==> flow/design.v <==
`timescale 1ns/1ns
module adder_1(input[11:0] a ,output[11:0] out);
	wire[11:0] b = 12'b000000000001;
	assign out = a + b;
endmodule
module adder(input[11:0] a , b , output[11:0] out);
	assign out = a + b ;
endmodule
`timescale 1ns/1ns
module alu(input[2:0] fun , input[7:0] a,b ,input cin , output logic[7:0] out , output logic zero,cout);
	always @(fun,a,b,cin)begin
    cout = 1'b0;
    case(fun)
      3'b000 : {cout,out} = a + b ;
      3'b001 : {cout,out} = a + b + cin;
      3'b010 : {cout,out} = a - b;
		  3'b011 : {cout,out} = a - b + cin;
		  3'b100 : out = a & b;
		  3'b101 : out = a | b;
		  3'b110 : out = a ^ b;
		  3'b111 : out = ~(a & b);
    endcase
	end
  assign zero = (out == 8'b0) ? 1 : 0;
endmodule
module controller(input[5:0] code,input ze,c,rst,output reg pop,push,memorywrite,memoryread,writeReg,selRR2,selALU2,selpc,ldz,ldc,selz,selc,output reg [1:0] selWD,selRet,output reg [2:0]ALUfn);
  always @(ze,c,code,rst)begin
    pop <= 1'b0;
    push <= 1'b0;
    memorywrite <= 1'b0;
    memoryread <= 1'b0;
    writeReg<= 1'b0;
    selRR2<= 1'b0;
    selALU2<= 1'b0;
    selRet<= 2'b00;
    selpc<= 1'b0;
    ldz<= 1'b0;
    ldc<= 1'b0;
    selz <= 1'b0;
    selc <= 1'b0;
    selWD<= 2'b00;
    ALUfn <= 3'b000;
    if (~rst)begin
    if (code[5:4] == 2'b00) begin
      ALUfn <= code[3:1];
      ldz <= 1'b1;
      ldc <= 1'b1;
      selALU2 <= 1'b1;
      writeReg <= 1'b1;
    end
    if (code [5:4] == 2'b01) begin
      ALUfn <= code[3:1];
      ldz <= 1'b1;
      ldc <= 1'b1;
      writeReg <= 1'b1;
    end
    if (code[5:3] == 3'b110) begin
      selz <= 1'b1;
      selc <= 1'b1;
      ldz <= 1'b1;
      ldc <= 1'b1;
      selWD <= 2'b10;
      writeReg <= 1'b1;
    end
    if (code[5:3] == 3'b100) begin
      selRR2 <= 1'b1;
      ALUfn <= 3'b000;
      if (code [2:1] == 2'b00) begin
        memoryread <= 1'b1;
        selWD<= 2'b01;
        writeReg <= 1'b1;
      end
      if (code [2:1] == 2'b01)begin
        memorywrite<= 1'b1;
      end
    end
    if (code[5:3] == 3'b101) begin
      case(code[2:1])
        2'b00 : selpc <= ze?1:0;
        2'b01 : selpc <= ze?0:1;
        2'b10 : selpc <= c?1:0;
        2'b11 : selpc <= c?0:1;
      endcase
    end
    if (code[5:2] == 4'b1110)begin
      selRet <= 2'b10;
      selpc <= 1'b1;
      if (code[1] == 1'b1)
        push <= 1'b1;
    end
    if (code[5:0] == 6'b111100) begin
      pop <= 1'b1;
      selRet <=2'b01;
    end
    end
  end
endmodule
`timescale 1ns / 1ns
module signExtender(extend, extended );
	input[7:0] extend;
	output[11:0] extended;
	assign extended[7:0] = extend[7:0];
	assign extended[11:8] = {4{extend[7]}};
endmodule
module ff(input in,ld,clk,rst,output logic out);
  always@(posedge clk,posedge rst) begin
    if(rst)
      out <= 1'b0;
    else if(ld)
      out <= in;
  end
endmodule
`timescale 1ns/1ns
module mux2_12(input[11:0] a , b ,input sel , output[11:0] out);
	assign out = (sel) ? b : a ;
endmodule
module mux2_8(input[7:0] a , b , input sel , output[7:0] out);
	assign out = (sel) ? b : a ;
endmodule
module mux2_3(input[2:0] a , b , input sel , output[2:0] out);
	assign out = (sel) ? b : a ;
endmodule
module mux2_1(input a , b , input sel , output out);
	assign out = (sel) ? b : a ;
endmodule
module mux3(input[7:0] a , b , c,input[1:0] sel,output[7:0] out);
  assign out = (sel == 2'b00)?a:(sel == 2'b01)? b:c;
endmodule
module mux3_12(input[11:0] a , b , c,input[1:0] sel,output[11:0] out);
  assign out = (sel == 2'b00)?a:(sel == 2'b01)? b:c;
endmodule
module pc(input[11:0] in,input clk,rst,output logic[11:0] pc);
  always@(posedge clk,posedge rst)begin
    if (rst)
      pc <= 12'b0;
    else
      pc <= in;
  end
endmodule
module registerFile(input[2:0] RR1,RR2,WR,input[7:0] WD,input W,clk,rst,output logic [7:0] RD1,RD2);
  logic[7:0][7:0] registers;
  assign RD1 = registers[RR1];
  assign RD2 = registers[RR2];
  always @(posedge clk,posedge rst)begin
    if (rst)
      registers <= '0;
    else if (W)
      registers[WR] <= WD;
  end
endmodule
`timescale 1ns/1ns
module shiftReg(input[7:0] Data,input[2:0]sc,input[1:0]fn,output logic[7:0] out,output logic c,z);
  logic [15:0] rotl, rotr;
  assign rotl = {Data, Data} << sc;
  assign rotr = {Data, Data} >> sc;
  always@(*)begin
    c = 1'b0;
    case (fn)
      2'b00 : begin
        out = Data << sc;
        if (sc != 3'd0) c = Data[3'd0 - sc];
      end
      2'b01 : begin
        out = Data >> sc;
        if (sc != 3'd0) c = Data[sc - 3'd1];
      end
      2'b10 : out = rotl[15:8];
      default : out = rotr[7:0];
    endcase
  end
  assign z = out?0:1;
endmodule
module stack(input[11:0] in,input push,pop,clk,rst,output logic[11:0] out);
  logic[7:0][11:0] memory;
  assign out = memory[0];
  always@(posedge clk,posedge rst)begin
    if (rst)
      memory <= '0;
    else begin
      if(pop)begin
        for (int i=1; i<8; i++)begin
          memory[i-1] <= memory[i];
        end
        memory[7] <= 12'b0;
      end
      else if (push)begin
        for (int i=0; i<7; i++)begin
          memory[7-i] <= memory[6-i];
        end
        memory[0] <= in;
      end
    end
  end
endmodule
module datapath(input pop,push,memorywrite,memoryread,writeReg,selRR2,selALU2,selpc,ldz,ldc,selz,selc,input [1:0] selWD,selRet,input  [2:0]ALUfn,input clk,rst, output ze,c,output [5:0] code,
                output [11:0] imem_addr, input [18:0] imem_data, output [7:0] dmem_addr, dmem_wdata, input [7:0] dmem_rdata);
  wire [11:0] pc_1 , ret;
  stack Stack(pc_1,push,pop,clk,rst,ret);
  wire[11:0] f_pc,next_pc;
  wire [18:0] ins;
  mux3_12 pc_ret(f_pc , ret , ins[11:0] , selRet ,next_pc);
  wire[11:0] pc;
  pc PC(next_pc ,clk,rst,pc);
  assign imem_addr = pc;
  assign ins = imem_data;
  wire [11:0]extended;
  signExtender Ex(ins[7:0], extended );
  adder_1 In(pc ,pc_1);
  wire[11:0] apc;
  adder Add(pc_1 , extended , apc);
  mux2_12 pc1_apc(pc_1 , apc , selpc , f_pc);
  wire [2:0] RR2;
  mux2_3 sel_RR2(ins[7:5] , ins[13:11] , selRR2, RR2);
  wire [7:0] Out,RD,ALUOut,WD;
  mux3 sel_WD( ALUOut,RD,Out, selWD,WD);
  wire[7:0] RD1,RD2;
  registerFile RF(ins[10:8],RR2,ins[13:11],WD,writeReg,clk,rst,RD1,RD2);
  wire[7:0] ALU2;
  mux2_8 sel_ALU2(ins[7:0] , RD2, selALU2,ALU2);
  wire zero,carry;
  alu Alu(ALUfn ,RD1,ALU2 ,c ,ALUOut ,zero,carry);
  wire shc,shz;
  shiftReg Shr(RD1,ins[7:5],ins[15:14],Out,shc,shz);
  wire ff1;
  mux2_1 sel_z(zero,shz,selz , ff1);
  ff ff_z(ff1,ldz,clk,rst,ze);
  wire ff2;
  mux2_1 sel_c(carry,shc,selc , ff2);
  ff ff_c(ff2,ldc,clk,rst,c);
  assign dmem_addr = ALUOut;
  assign dmem_wdata = RD2;
  assign RD = dmem_rdata;
  assign code = ins[18:13];
endmodule
`timescale 1ns/1ns
module CPU(input clk,rst,
           output [11:0] imem_addr, input [18:0] imem_data,
           output [7:0] dmem_addr, dmem_wdata, output dmem_we, dmem_re, input [7:0] dmem_rdata);
  wire pop,push,memorywrite,memoryread,writeReg,selRR2,selALU2,selpc,ldz,ldc,selz,selc;
  wire[1:0] selWD,selRet;
  wire[2:0] ALUfn;
  wire ze,c;
  wire[5:0] code;
  datapath dp(pop,push,memorywrite,memoryread,writeReg,selRR2,selALU2,selpc,ldz,ldc,selz,selc,selWD,selRet,ALUfn,clk,rst, ze,c,code,
              imem_addr, imem_data, dmem_addr, dmem_wdata, dmem_rdata);
  controller cl( code, ze,c,rst, pop,push,memorywrite,memoryread,writeReg,selRR2,selALU2,selpc,ldz,ldc,selz,selc,selWD,selRet,ALUfn);
  assign dmem_we = memorywrite;
  assign dmem_re = memoryread;
endmodule
Settings: LEC_CHECK=0, ABC_AREA=1, CAP_MARGIN=20, CELL_PAD_IN_SITES_DETAIL_PLACEMENT=0, CORE_MARGIN=2, CORE_UTILIZATION=67, GPL_TIMING_DRIVEN=1, MAX_ROUTING_LAYER=met4, MIN_ROUTING_LAYER=met2, SLEW_MARGIN=20, TNS_END_PERCENT=95; clock period 4.85 ns.
run.sh (not shown) runs the stock make flow with config.mk's settings and CLKGATE_MAP_FILE=.
The starting point failed in global routing, error GRT-0116.
Change:
ABC_AREA = unset   (was 1)
CELL_PAD_IN_SITES_DETAIL_PLACEMENT = unset   (was 0)
CORE_UTILIZATION = 49   (was 67)
GPL_TIMING_DRIVEN = unset   (was 1)
MAX_ROUTING_LAYER = unset   (was met4)
MIN_ROUTING_LAYER = unset   (was met2)
TNS_END_PERCENT = unset   (was 95)
clock period = 7.36 ns   (was 4.85 ns; I/O delays follow)
=> With this change the flow completed without violations. Die area rose by well over a third. Synthesized cell count fell by about a fifth. Area after synthesis rose slightly.
Change:
CORE_UTILIZATION = 57   (was 49)
SETUP_SLACK_MARGIN = 0.98   (was unset)
clock period = 3.56 ns   (was 7.36 ns; I/O delays follow)
With this change the flow completed and failed the layout checks on setup timing. Non-clock buffer count rises by 215. Flip-flop count does not change. Global-route usage climbs by 12 points. Area after synthesis is unchanged. Hold slack gets worse by 0.0081 ns. Routed wire length climbs by 27%. Sequential share of layout area fell by 4.4 points. Worst setup slack loses 2.4 ns. Combinational power went up to 3.0 times its value. Die size decreases by 14%.
Change:
CORE_UTILIZATION = 40   (was 57)
GPL_ROUTABILITY_DRIVEN = 0   (was unset)
MAX_ROUTING_LAYER = met4   (was unset)
SETUP_SLACK_MARGIN = unset   (was 0.98)
clock period = 5.93 ns   (was 3.56 ns; I/O delays follow)
=> The changed run produced a layout that fails on setup timing. Power shrinks by 51%. Final area shrinks by 13%. Non-clock buffer count shrinks by 175. Clock skew grows by 0.0065 ns. Wire length shrinks by 23%. Global-route usage shrinks by 17 points. Die size grows by 41%. Final cell count shrinks by 2.6%.
Power and IR drop assume default switching activity.
